try-fjord:
// ellipse_generator
module ellipse_generator
#(
parameter  int  BITS_RES            = 12,             
parameter  int  BITS_RAD            = BITS_RES - 1,   
parameter  bit  USE_ALTERA_IP       = 0               
)
(
  input logic                        clk,               
  input logic                        reset,             
  input logic                        enable,            
  input logic                        run,               
  input logic         [1:0]          quadrant,          
  input logic                        ellipse_filled,    
  input logic  signed [BITS_RES-1:0] Xc,                
  input logic  signed [BITS_RES-1:0] Yc,                
  input logic  signed [BITS_RES-1:0] Xr,                
  input logic  signed [BITS_RES-1:0] Yr,                
  input logic                        ena_pause,         
  output logic                       busy,              
  output logic signed [BITS_RES:0]   X_coord,           
  output logic signed [BITS_RES:0]   Y_coord,           
  output logic                       pixel_data_rdy,    
  output logic                       ellipse_complete   
);
make LEC_CHECK=0 ABC_AREA=1 CAP_MARGIN=20 CORE_MARGIN=2 CORE_UTILIZATION=72 CTS_CLUSTER_DIAMETER=318 CTS_CLUSTER_SIZE=14 PLACE_DENSITY_LB_ADDON=0.02 SETUP_SLACK_MARGIN=0.58 SLEW_MARGIN=20 finish   # period 5.76 ns
run.sh (not shown) runs the stock make flow with config.mk's settings and CLKGATE_MAP_FILE=.
try-fjord is listed as incomplete: the tool reported an error in 5_1_grt and the run ended there.
Edits applied to the flow inputs when going from try-fjord to try-pepper:
==> flow/config.mk <==
export PLATFORM = sky130hd
export DESIGN_NAME = ellipse_generator
export DESIGN_NICKNAME = ellipse_generator
export VERILOG_FILES = /design/flow/design.v
export SDC_FILE = /design/flow/constraint.sdc
export NUM_CORES = 4
export LEC_CHECK = 0
export CAP_MARGIN = 20
export CORE_MARGIN = 2
export CORE_UTILIZATION = 58
export SLEW_MARGIN = 20
export TNS_END_PERCENT = 5
==> flow/constraint.sdc <==
create_clock -name core_clock -period 7.5 [get_ports {clk}]
set_input_delay 1.5000 -clock core_clock [delete_from_list [all_inputs] [get_ports {clk}]]
set_output_delay 1.5000 -clock core_clock [all_outputs]
set_load 0.01 [all_outputs]
### Flow results
try-pepper: all stages complete, timing, DRC and antenna checks passed. Total half-perimeter wirelength after legalization and detailed placement in try-pepper is 31% lower than in try-fjord. Re async set-reset flop share out of synthesis: no difference whatsoever between try-fjord and try-pepper. try-pepper ended up with a higher total die size than try-fjord did. Of try-fjord and try-pepper, the run reporting the higher simple logic cell fraction of the synthesized area was try-fjord. Yosys chip area: lower on try-pepper.
Input-level comparison between try-nickel and try-pepper:
diff --git a/flow/config.mk b/flow/config.mk
--- a/flow/config.mk
+++ b/flow/config.mk
@@ -9,4 +9,3 @@
 export CORE_MARGIN = 2
-export CORE_UTILIZATION = 58
+export CORE_UTILIZATION = 52
 export SLEW_MARGIN = 20
-export TNS_END_PERCENT = 5
==> flow/constraint.sdc <==
create_clock -name core_clock -period 7.29 [get_ports {clk}]
set_input_delay 1.4580 -clock core_clock [delete_from_list [all_inputs] [get_ports {clk}]]
set_output_delay 1.4580 -clock core_clock [all_outputs]
set_load 0.01 [all_outputs]
Findings:
- Met1 capacity usage during global routing | try-nickel below try-pepper
- From try-pepper to try-nickel, average cell area after synthesis did not move at all.
- Across both runs, routed wire length was higher for try-nickel than for try-pepper.
- [compare] base=try-pepper new=try-nickel: number of buffers and inverters on the critical path higher, setup slack comparable.
- Clock-buffer cell count in try-nickel vs try-pepper: up 4
- Status: xor-xnor portion of the synthesized cell area parity (try-nickel, try-pepper)
- try-pepper → try-nickel: first-pass iteration count of the detailed router stayed essentially flat.

* * *

run A:
The RTL this note starts from:
==> flow/design.v <==
module ellipse_generator
#(
parameter  int  BITS_RES            = 12,             
parameter  int  BITS_RAD            = BITS_RES - 1,   
parameter  bit  USE_ALTERA_IP       = 0               
)
(
  input logic                        clk,               
  input logic                        reset,             
  input logic                        enable,            
  input logic                        run,               
  input logic         [1:0]          quadrant,          
  input logic                        ellipse_filled,    
  input logic  signed [BITS_RES-1:0] Xc,                
  input logic  signed [BITS_RES-1:0] Yc,                
  input logic  signed [BITS_RES-1:0] Xr,                
  input logic  signed [BITS_RES-1:0] Yr,                
  input logic                        ena_pause,         
  output logic                       busy,              
  output logic signed [BITS_RES:0]   X_coord,           
  output logic signed [BITS_RES:0]   Y_coord,           
  output logic                       pixel_data_rdy,    
  output logic                       ellipse_complete   
);
logic               draw_line ;
logic        [1:0]  quadrant_latch ;     
logic        [3:0]  sub_function ;     
logic               inv ;     
logic               draw_flat ;     
logic               filled ;     
logic signed   [BITS_RES-1:0]   x ;     
logic signed   [BITS_RES-1:0]   y ;     
logic signed   [BITS_RES-1:0]   xcr ;     
logic signed   [BITS_RES-1:0]   ycr ;     
logic signed   [BITS_RES-1:0]   xrr ;     
logic signed   [BITS_RES-1:0]   yrr ;     
logic signed   [BITS_RAD*3+1:0] p ;     
logic signed   [BITS_RAD*3+1:0] px ;     
logic signed   [BITS_RAD*3+1:0] py ;     
logic unsigned [BITS_RAD*2-1:0] rx2 ;     
logic unsigned [BITS_RAD*2-1:0] ry2 ;     
logic unsigned [BITS_RAD*1-1:0] alu_mult_a ;  
logic unsigned [BITS_RAD*2-1:0] alu_mult_b ;  
logic unsigned [BITS_RAD*3-1:0] alu_mult_y     ;  
logic               pixel_data_rdy_int ;     
logic               busy_int ;     
logic               ena_process ;     
logic               freeze ;     
     always_ff @(posedge clk) if (ena_process) alu_mult_y <= alu_mult_a * alu_mult_b ;
always_comb begin
   pixel_data_rdy = pixel_data_rdy_int && !ena_pause ;  
   busy           = busy_int || run ;                   
   ena_process    = enable && !(ena_pause && pixel_data_rdy_int);
end
always_ff @( posedge clk or posedge reset ) begin
   if ( reset ) begin
      draw_line          <= 1'b0  ;
      pixel_data_rdy_int <= 1'b0  ;
      busy_int           <= 1'b0  ;
      ellipse_complete   <= 1'b0  ;
      quadrant_latch     <= 2'b0  ;
      sub_function       <= 4'd0  ;  
      x                  <= 0 ;
      y                  <= 0 ;
      xcr                <= 0 ;
      ycr                <= 0 ;
      xrr                <= 0 ;
      yrr                <= 0 ;
      p                  <= 0 ;
      rx2                <= 0 ;
      ry2                <= 0 ;
      px                 <= 0 ;
      py                 <= 0 ;
      inv                <= 1'b0 ;       
      draw_flat          <= 1'b0 ;
      filled             <= 1'b0 ;
      freeze             <= 1'b0 ;
      X_coord            <= (BITS_RES)'(0);
      Y_coord            <= (BITS_RES)'(0);
      alu_mult_a         <= (BITS_RAD*1)'(0);
      alu_mult_b         <= (BITS_RAD*2)'(0);
   end
   else if ( ena_process  ) begin 
if (!freeze) begin
  if (inv==0) begin
    case ( quadrant_latch )
      4'd0 : begin
             X_coord    <=  xcr + x;
             Y_coord    <=  ycr + y;
             end
      4'd1 : begin
             X_coord    <=  xcr - x;
             Y_coord    <=  ycr + y;
             end
      4'd2 : begin
             X_coord    <=  xcr + x;
             Y_coord    <=  ycr - y;
             end
      4'd3 : begin
             X_coord    <=  xcr - x;
             Y_coord    <=  ycr - y;
             end
      endcase
  end else begin
  case ( quadrant_latch )
      4'd0 : begin
             Y_coord    <=  xcr + x;
             X_coord    <=  ycr + y;
             end
      4'd1 : begin
             Y_coord    <=  xcr + x;
             X_coord    <=  ycr - y;
             end
      4'd2 : begin
             Y_coord    <=  xcr - x;
             X_coord    <=  ycr + y;
             end
      4'd3 : begin
             Y_coord    <=  xcr - x;
             X_coord    <=  ycr - y;
             end
      endcase
  end
end else begin   
  if (((X_coord==xcr)&& !inv) || ((X_coord==ycr)&& inv) )  freeze     <= 1'b0;            
  if (((X_coord>xcr)&& !inv)  || ((X_coord>ycr)&& inv)  )  X_coord    <= X_coord - 1'b1;  
  if (((X_coord<xcr)&& !inv)  || ((X_coord<ycr)&& inv)  )  X_coord    <= X_coord + 1'b1;  
end
casez ( sub_function )
    4'd0 : begin  
      if ( run ) begin   
         quadrant_latch <= quadrant ;  
         if ( ( Xr == 0 ) && ( Yr == 0 ) ) begin  
            x                  <= 0    ;  
            y                  <= 0    ;  
            pixel_data_rdy_int <= 1'b0  ;  
            ellipse_complete   <= 1'b0  ;  
            sub_function       <= 4'd9  ;  
            draw_line          <= 1'b1  ;  
            busy_int           <= 1'b1  ;  
            xcr       <= Xc ;  
            ycr       <= Yc ;
            xrr       <= 0 ;
            yrr       <= 0 ;
            inv       <= 1'b0 ;
            draw_flat <= 1'b0 ;
            freeze    <= 1'b0 ;
         end
         else begin  
            sub_function       <= sub_function + 1'd1  ;  
            draw_line          <= 1'b1  ;  
            busy_int           <= 1'b1  ;  
            pixel_data_rdy_int <= 1'b0  ;  
            ellipse_complete   <= 1'b0  ;  
            xcr       <= Xc ;  
            ycr       <= Yc ;
            xrr       <= Xr ;
            yrr       <= Yr ;
            inv       <= 1'b0 ;
            draw_flat <= 1'b0 ;
            filled    <= ellipse_filled ;
            freeze    <= 1'b0 ;
         end  
      end  
    end  
    4'd1 : begin  
     alu_mult_a[BITS_RAD*1-1:0]          <= xrr[BITS_RAD-1:0] ;
     alu_mult_b[BITS_RAD*1-1:0]          <= xrr[BITS_RAD-1:0] ;
     alu_mult_b[BITS_RAD*2-1:BITS_RAD*1] <= 0     ;
     x                                   <= 0     ;
     y                                   <= yrr   ;
     draw_flat                           <= 1'b0  ;
     p                                   <= 0     ;
     sub_function                        <= sub_function + 1'd1  ;  
    end
    4'd2 : begin  
     alu_mult_a[BITS_RAD*1-1:0]          <= yrr[BITS_RAD-1:0] ;
     alu_mult_b[BITS_RAD*1-1:0]          <= yrr[BITS_RAD-1:0] ;
     alu_mult_b[BITS_RAD*2-1:BITS_RAD*1] <= 0     ;
     sub_function                        <= sub_function + 1'd1  ;  
    end
    4'd3 : begin  
     rx2[BITS_RAD*2-1:0]                <= alu_mult_y[BITS_RAD*2-1:0] ;  
     alu_mult_a[BITS_RAD*1-1:0]          <= yrr[BITS_RAD-1:0] ;
     alu_mult_b[BITS_RAD*2-1:0]          <= alu_mult_y[BITS_RAD*2-1:0] ;
     ry2                                 <= (BITS_RAD*2)'((alu_mult_y[BITS_RAD*2-1:0] + 2) >> 2) ;  
     px                                  <= 0     ;                                  
     sub_function                        <= sub_function + 1'd1  ;                   
    end
    4'd4 : begin  
     px                                 <= px + ry2 ;  
     ry2[BITS_RAD*2-1:0]                <= alu_mult_y[BITS_RAD*2-1:0] ;  
     sub_function                       <= sub_function + 1'd1  ;  
    end
    4'd5 : begin  
     px                                 <= px + ry2 - alu_mult_y[BITS_RAD*3-1:0] ;  
     py                                 <= (alu_mult_y[((BITS_RAD)*3-1):0]) << 1 ;  
     sub_function                       <= sub_function + 1'd1  ;  
    end
    4'd6 : begin  
     p                                  <= px  ;  
     px                                 <= 0;
              if (xrr<2) sub_function   <= sub_function + 2'd2  ;  
              else       sub_function   <= sub_function + 1'd1  ;  
    end
    4'd7 : begin  
  if (!freeze) begin
       if (px <= py) begin   
                     pixel_data_rdy_int <= 1'b1  ;  
		             x                  <= x + 1'd1 ;
		             px                 <= px + (ry2<<1);
                     if (inv && filled) freeze <= 1'b1;    
		             if (p <= 0) begin
	                             p  <= p + ry2 + (px + (ry2<<1)) ;
		                         end else begin
		                         if (!inv && filled)  freeze <= 1'b1;      
                                 y  <= y - 1'd1;
                                 py <= py - (rx2<<1);
                                 p  <= p + ry2 + (px + (ry2<<1)) - (py - (rx2<<1)) ;
                                 end
       end else begin  
          pixel_data_rdy_int <= 1'b0  ;                 
          sub_function       <= sub_function + 1'd1  ;  
       end
   end  
    end  
    4'd8 : begin  
if (!freeze) begin
if (((y<2) || draw_flat) && x <= xrr ) begin  
    draw_flat          <= 1'b1 ;       
    y                  <= 0        ;   
              if (draw_flat) begin               
              pixel_data_rdy_int <= 1'b1  ;      
              x                  <= x + 1'd1 ;   
              end
    end else begin
          if (inv) begin
                   pixel_data_rdy_int <= 1'b0  ;  
                   sub_function       <= 4'd0  ;  
                   inv                <= 1'b0  ;  
                   draw_line          <= 1'b0  ;  
                   ellipse_complete   <= 1'b1  ;
                   busy_int           <= 1'b0  ;  
          end else begin
                   pixel_data_rdy_int <= 1'b0  ;  
                   sub_function       <= 4'd1  ;  
                   inv                <= 1'b1  ;  
                   xcr                <= ycr   ;  
                   ycr                <= xcr   ;
                   xrr                <= yrr   ;  
                   yrr                <= xrr   ;
          end
     end  
    end  
    end  
    4'd9 : begin  
            pixel_data_rdy_int <= 1'b1                 ;  
            sub_function       <= sub_function + 1'd1  ;  
    end
    default : begin                 
    sub_function       <= 4'd0  ;   
    draw_line          <= 1'b0  ;   
    pixel_data_rdy_int <= 1'b0  ;  
    sub_function       <= 4'd0  ;  
    ellipse_complete   <= 1'b1  ;
    busy_int           <= 1'b0  ;  
    end
  endcase  
      if (!draw_line && !run ) begin
         pixel_data_rdy_int <= 1'b0 ;  
         ellipse_complete   <= 1'b0 ;  
         busy_int           <= 1'b0 ;  
      end
   end  
end
endmodule
make LEC_CHECK=0 CAP_MARGIN=30 CELL_PAD_IN_SITES_GLOBAL_PLACEMENT=0 CORE_ASPECT_RATIO=1.77 CORE_MARGIN=6 CORE_UTILIZATION=72 CTS_CLUSTER_DIAMETER=96 GPL_ROUTABILITY_DRIVEN=1 MIN_ROUTING_LAYER=met1 PLACE_DENSITY_LB_ADDON=0.23 SETUP_SLACK_MARGIN=0.59 SLEW_MARGIN=0 TNS_END_PERCENT=100 finish   # period 7.32 ns
Run A closes out successfully: all stages finished, all timing, DRC and antenna checks passed.
Input-level comparison between run B and run A:
Settings: MIN_ROUTING_LAYER no longer set, was met1; GPL_ROUTABILITY_DRIVEN no longer set, was 1; CORE_MARGIN now 2, was 6; PLACE_DENSITY_LB_ADDON no longer set, was 0.23; CTS_CLUSTER_DIAMETER no longer set, was 96; SLEW_MARGIN now 20, was 0; SETUP_SLACK_MARGIN no longer set, was 0.59; CELL_PAD_IN_SITES_GLOBAL_PLACEMENT no longer set, was 0; CORE_ASPECT_RATIO no longer set, was 1.77; TNS_END_PERCENT no longer set, was 100; CAP_MARGIN now 20, was 30; CORE_UTILIZATION now 65, was 72; the clock period (ns, I/O delays scaled along) now 5.97, was 7.32.
==> comparison <==
Finished, but not clean: run B, with setup timing. Run A went all the way through the flow, and no timing, DRC or antenna check failed. Taking run A as the reference, in run B worst hold margin shows no meaningful change, first-pass GRT wire length shows a reduction of about 1.5%. Summary of run B over run A: post-route minimum period now sits lower; count of buffers not belonging to the clock network in the layout now larger; final design instance area without fill has increased; number of global-route vias before repair has decreased. Sort run B and run A by core footprint desc -> top: run B. Compared run B vs run A, and pin count of the biggest net entering global routing is up in run B.
Here is what was changed in the inputs of run C compared with run B.
Settings: setting MAX_ROUTING_LAYER to met4 for the first time; changing CORE_UTILIZATION from 65 to 66; setting TNS_END_PERCENT to 5 for the first time; setting CTS_CLUSTER_DIAMETER to 51 for the first time; changing the clock period (ns, I/O delays scaled along) from 5.97 to 7.5.
### Flow results
Run C went all the way through the flow, and no timing, DRC or antenna check failed.
Higher full die area goes to run B over run C.
Run C vs. run B: standard-cell row count lost 1.1%; placed cell count lost 358.
Run C: pin count of the biggest net entering global routing higher than run B
Of run C and run B, run B shows the higher final clock skew, with run C below it.
Modified inputs, run D compared to run C
Settings: a change of CORE_UTILIZATION from 66 to 72; an added SETUP_SLACK_MARGIN of -0.58; an added CTS_CLUSTER_SIZE of 25; a change of CTS_CLUSTER_DIAMETER from 51 to 376; a deleted TNS_END_PERCENT that had been 5; a change of the clock period (ns, I/O delays scaled along) from 7.5 to 5.89.
Results
Ran to the end and failed final checks on setup timing: run D.
Setup slack in run D is smaller than in run C.
Summary of run D over run C: number of placement rows down 4, pin count of the biggest net entering global routing climbed 9, core area fell by 8.7%.
On core utilization of the finished layout, the lower figure sits with run C, not run D.
Compared with run C, run D degrades post-route cell area.
First-pass GRT wire length, run D vs run C: up by a few percent
Relative to run C, the global-route usage of run D is higher by 4.6 points.
| source-to-sink clock delay at the later pin of the worst-skew pair | lower: run D |
